==> flow/design.v <==
`timescale 1ns / 1ps
module gain_core #(
    parameter integer DWIDTH = 16,  
    parameter integer GWIDTH = 16,  
    parameter integer FBITS  = 12   
)(
    input  wire                     clk,
    input  wire                     rst_n,      
    input  wire                     ce,         
    input  wire                     en,         
    input  wire signed [DWIDTH-1:0] data_i,     
    input  wire signed [GWIDTH-1:0] data_gain,  
    output reg  signed [DWIDTH-1:0] data_o      
);
    wire signed [DWIDTH+GWIDTH-1:0] mult_raw;
    wire signed [DWIDTH+GWIDTH-1:0] mult_rounded;
    wire signed [DWIDTH+GWIDTH-1-FBITS:0] mult_scaled;
    localparam signed [DWIDTH-1:0] MAX_VAL = {1'b0, {(DWIDTH-1){1'b1}}};  
    localparam signed [DWIDTH-1:0] MIN_VAL = {1'b1, {(DWIDTH-1){1'b0}}};  
    assign mult_raw = data_i * data_gain;
    assign mult_rounded = mult_raw + (1 << (FBITS-1));
    assign mult_scaled = mult_rounded >>> FBITS;
    always @(posedge clk) begin
        if (!rst_n) begin
            data_o <= 0;
        end else if (ce) begin
            if (!en) begin
                data_o <= data_i;
            end else begin
                if (mult_scaled > MAX_VAL) begin
                    data_o <= MAX_VAL;
                end else if (mult_scaled < MIN_VAL) begin
                    data_o <= MIN_VAL;
                end else begin
                    data_o <= mult_scaled[DWIDTH-1:0];
                end
            end
        end
    end
endmodule
`timescale 1ns / 1ps
module axis_gain_wrapper #(
    parameter integer C_S_AXI_DATA_WIDTH = 32,
    parameter integer C_S_AXI_ADDR_WIDTH = 4,
    parameter integer AUDIO_WIDTH        = 16,
    parameter integer GAIN_FBITS         = 12
)(
    input  wire aclk,
    input  wire aresetn,
    input  wire [31:0] s_axis_tdata,
    input  wire        s_axis_tlast,
    input  wire        s_axis_tvalid,
    output wire        s_axis_tready,
    output wire [31:0] m_axis_tdata,
    output wire        m_axis_tlast,
    output wire        m_axis_tvalid,
    input  wire        m_axis_tready,
    input  wire [C_S_AXI_ADDR_WIDTH-1:0] s_axi_awaddr,
    input  wire                          s_axi_awvalid,
    output reg                           s_axi_awready,
    input  wire [C_S_AXI_DATA_WIDTH-1:0] s_axi_wdata,
    input  wire [3:0]                    s_axi_wstrb,
    input  wire                          s_axi_wvalid,
    output reg                           s_axi_wready,
    output reg  [1:0]                    s_axi_bresp,
    output reg                           s_axi_bvalid,
    input  wire                          s_axi_bready,
    input  wire [C_S_AXI_ADDR_WIDTH-1:0] s_axi_araddr,
    input  wire                          s_axi_arvalid,
    output reg                           s_axi_arready,
    output reg  [C_S_AXI_DATA_WIDTH-1:0] s_axi_rdata,
    output reg  [1:0]                    s_axi_rresp,
    output reg                           s_axi_rvalid,
    input  wire                          s_axi_rready
);
    reg [31:0] reg_control;
    reg [31:0] reg_gain_l;
    reg [31:0] reg_gain_r;
    wire [1:0] addr_w = s_axi_awaddr[3:2];
    wire [1:0] addr_r = s_axi_araddr[3:2];
    always @(posedge aclk) begin
        if (!aresetn) begin
            s_axi_awready <= 1'b0;
            s_axi_wready  <= 1'b0;
            s_axi_bvalid  <= 1'b0;
            s_axi_bresp   <= 2'b00;
            reg_control <= 32'b0;
            reg_gain_l  <= 32'h0000_1000;  
            reg_gain_r  <= 32'h0000_1000;
        end else begin
            if (!s_axi_awready && s_axi_awvalid && s_axi_wvalid) begin
                s_axi_awready <= 1'b1;
                s_axi_wready  <= 1'b1;
                case (addr_w)
                    2'h0: reg_control <= s_axi_wdata;
                    2'h1: reg_gain_l  <= s_axi_wdata;
                    2'h2: reg_gain_r  <= s_axi_wdata;
                    default: ;
                endcase
            end else begin
                s_axi_awready <= 1'b0;
                s_axi_wready  <= 1'b0;
            end
            if (s_axi_awready && !s_axi_bvalid) begin
                s_axi_bvalid <= 1'b1;
                s_axi_bresp  <= 2'b00;
            end else if (s_axi_bready) begin
                s_axi_bvalid <= 1'b0;
            end
        end
    end
    always @(posedge aclk) begin
        if (!aresetn) begin
            s_axi_arready <= 1'b0;
            s_axi_rvalid  <= 1'b0;
            s_axi_rdata   <= 32'b0;
            s_axi_rresp   <= 2'b00;
        end else begin
            if (!s_axi_arready && s_axi_arvalid) begin
                s_axi_arready <= 1'b1;
                s_axi_rvalid  <= 1'b1;
                case (addr_r)
                    2'h0: s_axi_rdata <= reg_control;
                    2'h1: s_axi_rdata <= reg_gain_l;
                    2'h2: s_axi_rdata <= reg_gain_r;
                    default: s_axi_rdata <= 32'b0;
                endcase
            end else begin
                s_axi_arready <= 1'b0;
                if (s_axi_rvalid && s_axi_rready)
                    s_axi_rvalid <= 1'b0;
            end
        end
    end
    reg valid_d;
    reg last_d;
    wire stream_ready = m_axis_tready || !valid_d;
    assign s_axis_tready = stream_ready;
    assign m_axis_tvalid = valid_d;
    assign m_axis_tlast  = last_d;
    wire core_ce     = stream_ready;
    wire gain_enable = reg_control[0];
    gain_core #(
        .DWIDTH(AUDIO_WIDTH),
        .GWIDTH(16),
        .FBITS (GAIN_FBITS)
    ) u_gain_l (
        .clk       (aclk),
        .rst_n     (aresetn),
        .ce        (core_ce),
        .en        (gain_enable),
        .data_i    (s_axis_tdata[15:0]),
        .data_gain (reg_gain_l[15:0]),
        .data_o    (m_axis_tdata[15:0])
    );
    gain_core #(
        .DWIDTH(AUDIO_WIDTH),
        .GWIDTH(16),
        .FBITS (GAIN_FBITS)
    ) u_gain_r (
        .clk       (aclk),
        .rst_n     (aresetn),
        .ce        (core_ce),
        .en        (gain_enable),
        .data_i    (s_axis_tdata[31:16]),
        .data_gain (reg_gain_r[15:0]),
        .data_o    (m_axis_tdata[31:16])
    );
    always @(posedge aclk) begin
        if (!aresetn) begin
            valid_d <= 1'b0;
            last_d  <= 1'b0;
        end else if (stream_ready) begin
            valid_d <= s_axis_tvalid;
            last_d  <= s_axis_tlast;
        end
    end
endmodule
==> flow/config.mk <==
export PLATFORM = sky130hd
export DESIGN_NAME = axis_gain_wrapper
export DESIGN_NICKNAME = axis_gain_wrapper
export VERILOG_FILES = /design/flow/design.v
export SDC_FILE = /design/flow/constraint.sdc
export NUM_CORES = 4
export LEC_CHECK = 0
export CAP_MARGIN = 0
export CORE_MARGIN = 2
export CORE_UTILIZATION = 72
export CTS_CLUSTER_DIAMETER = 40
export PLACE_DENSITY = 0.63
export SETUP_SLACK_MARGIN = 1.0
export SLEW_MARGIN = 20
export TNS_END_PERCENT = 95
==> flow/constraint.sdc <==
create_clock -name core_clock -period 6.93 [get_ports {aclk}]
set_input_delay 1.3860 -clock core_clock [delete_from_list [all_inputs] [get_ports {aclk}]]
set_output_delay 1.3860 -clock core_clock [all_outputs]
set_load 0.01 [all_outputs]
run.sh (not shown) runs the stock make flow with config.mk's settings and CLKGATE_MAP_FILE=.
The first run finished but fails on negative setup slack.
Then changed:
==> flow/config.mk (replaced) <==
export PLATFORM = sky130hd
export DESIGN_NAME = axis_gain_wrapper
export DESIGN_NICKNAME = axis_gain_wrapper
export VERILOG_FILES = /design/flow/design.v
export SDC_FILE = /design/flow/constraint.sdc
export NUM_CORES = 4
export LEC_CHECK = 0
export CAP_MARGIN = 20
export CORE_MARGIN = 2
export CORE_UTILIZATION = 64
export PLACE_DENSITY = 0.35
export SLEW_MARGIN = 20
==> flow/constraint.sdc (replaced) <==
create_clock -name core_clock -period 12.1 [get_ports {aclk}]
set_input_delay 2.4200 -clock core_clock [delete_from_list [all_inputs] [get_ports {aclk}]]
set_output_delay 2.4200 -clock core_clock [all_outputs]
set_load 0.01 [all_outputs]
Result: With this change the flow went through all stages and came out clean. Critical path depth fell by 4. Synthesized cell count is unchanged. Utilization fell by 21 points. Cell count fell by about 8%. Clock skew rose by 0.011 ns. Flip-flop count is unchanged. Hold slack got worse by 0.0044 ns. Die area rose by about 12%.
Then changed:
--- a/flow/config.mk
+++ b/flow/config.mk
@@ -9,4 +9,5 @@
 export CORE_MARGIN = 2
-export CORE_UTILIZATION = 64
-export PLACE_DENSITY = 0.35
+export CORE_UTILIZATION = 70
+export CTS_CLUSTER_DIAMETER = 146
+export CTS_CLUSTER_SIZE = 50
 export SLEW_MARGIN = 20
==> flow/constraint.sdc (replaced) <==
create_clock -name core_clock -period 8.0 [get_ports {aclk}]
set_input_delay 1.6000 -clock core_clock [delete_from_list [all_inputs] [get_ports {aclk}]]
set_output_delay 1.6000 -clock core_clock [all_outputs]
set_load 0.01 [all_outputs]
What happened: Clock power rose by about 70%. Flip-flop count does not change. Setup slack gets worse by 2.2 ns. Hold slack barely changes. Design area rose by about 8%. Utilization rose by 13 points. Global-route usage rose by 5.8 points. Non-clock buffer count rose by 239. Die area fell by 8.4%. Routed wire length rose by 11%. Via count rose by about 9%.
Then changed:
--- a/flow/config.mk
+++ b/flow/config.mk
@@ -9,5 +9,6 @@
 export CORE_MARGIN = 2
-export CORE_UTILIZATION = 70
-export CTS_CLUSTER_DIAMETER = 146
-export CTS_CLUSTER_SIZE = 50
+export CORE_UTILIZATION = 40
+export CTS_CLUSTER_DIAMETER = 152
+export CTS_CLUSTER_SIZE = 96
 export SLEW_MARGIN = 20
+export TNS_END_PERCENT = 5
Outcome: Power falls by 4.4%; cell area rises by 0.62%; synthesized area does not change; clock-buffer cell count rises by 2; final cell count rises by about 10%; die size rises by about 70%; global-route usage falls by 17 points.

---

== build 53 ==
Starts from the design.v that is shown in full above.
Settings: LEC_CHECK=0, CAP_MARGIN=5, CORE_MARGIN=2, CORE_UTILIZATION=71, CTS_CLUSTER_SIZE=51, PLACE_DENSITY=0.65, SLEW_MARGIN=20; clock period 6.77 ns.
Although build 53 finished all stages, its layout failed final checks on setup timing.
#### Input delta (build 82 over build 53)
- CTS_CLUSTER_SIZE: 51 -> unset
- CAP_MARGIN: 5 -> 20
- CORE_UTILIZATION: 71 -> 61
- PLACE_DENSITY: 0.65 -> 0.39
- the clock period (ns, I/O delays scaled along): 6.77 -> 8.85
--- outcome ---
Among build 53 and build 82, a clean, completed layout was produced by build 82 alone. Build 53 finished every stage; the final checks, however, were not passed, the failures being setup timing. Build 82 vs build 53: detailed-route wire length down by more than a quarter. Of build 53 and build 82, build 82 shows the higher die size, with build 53 below it. Per the comparison of build 82 with build 53, setup slack rose 1800 ps, sequential share of layout area rose 1.5 points.
Power is estimated from default activity; no workload was simulated.
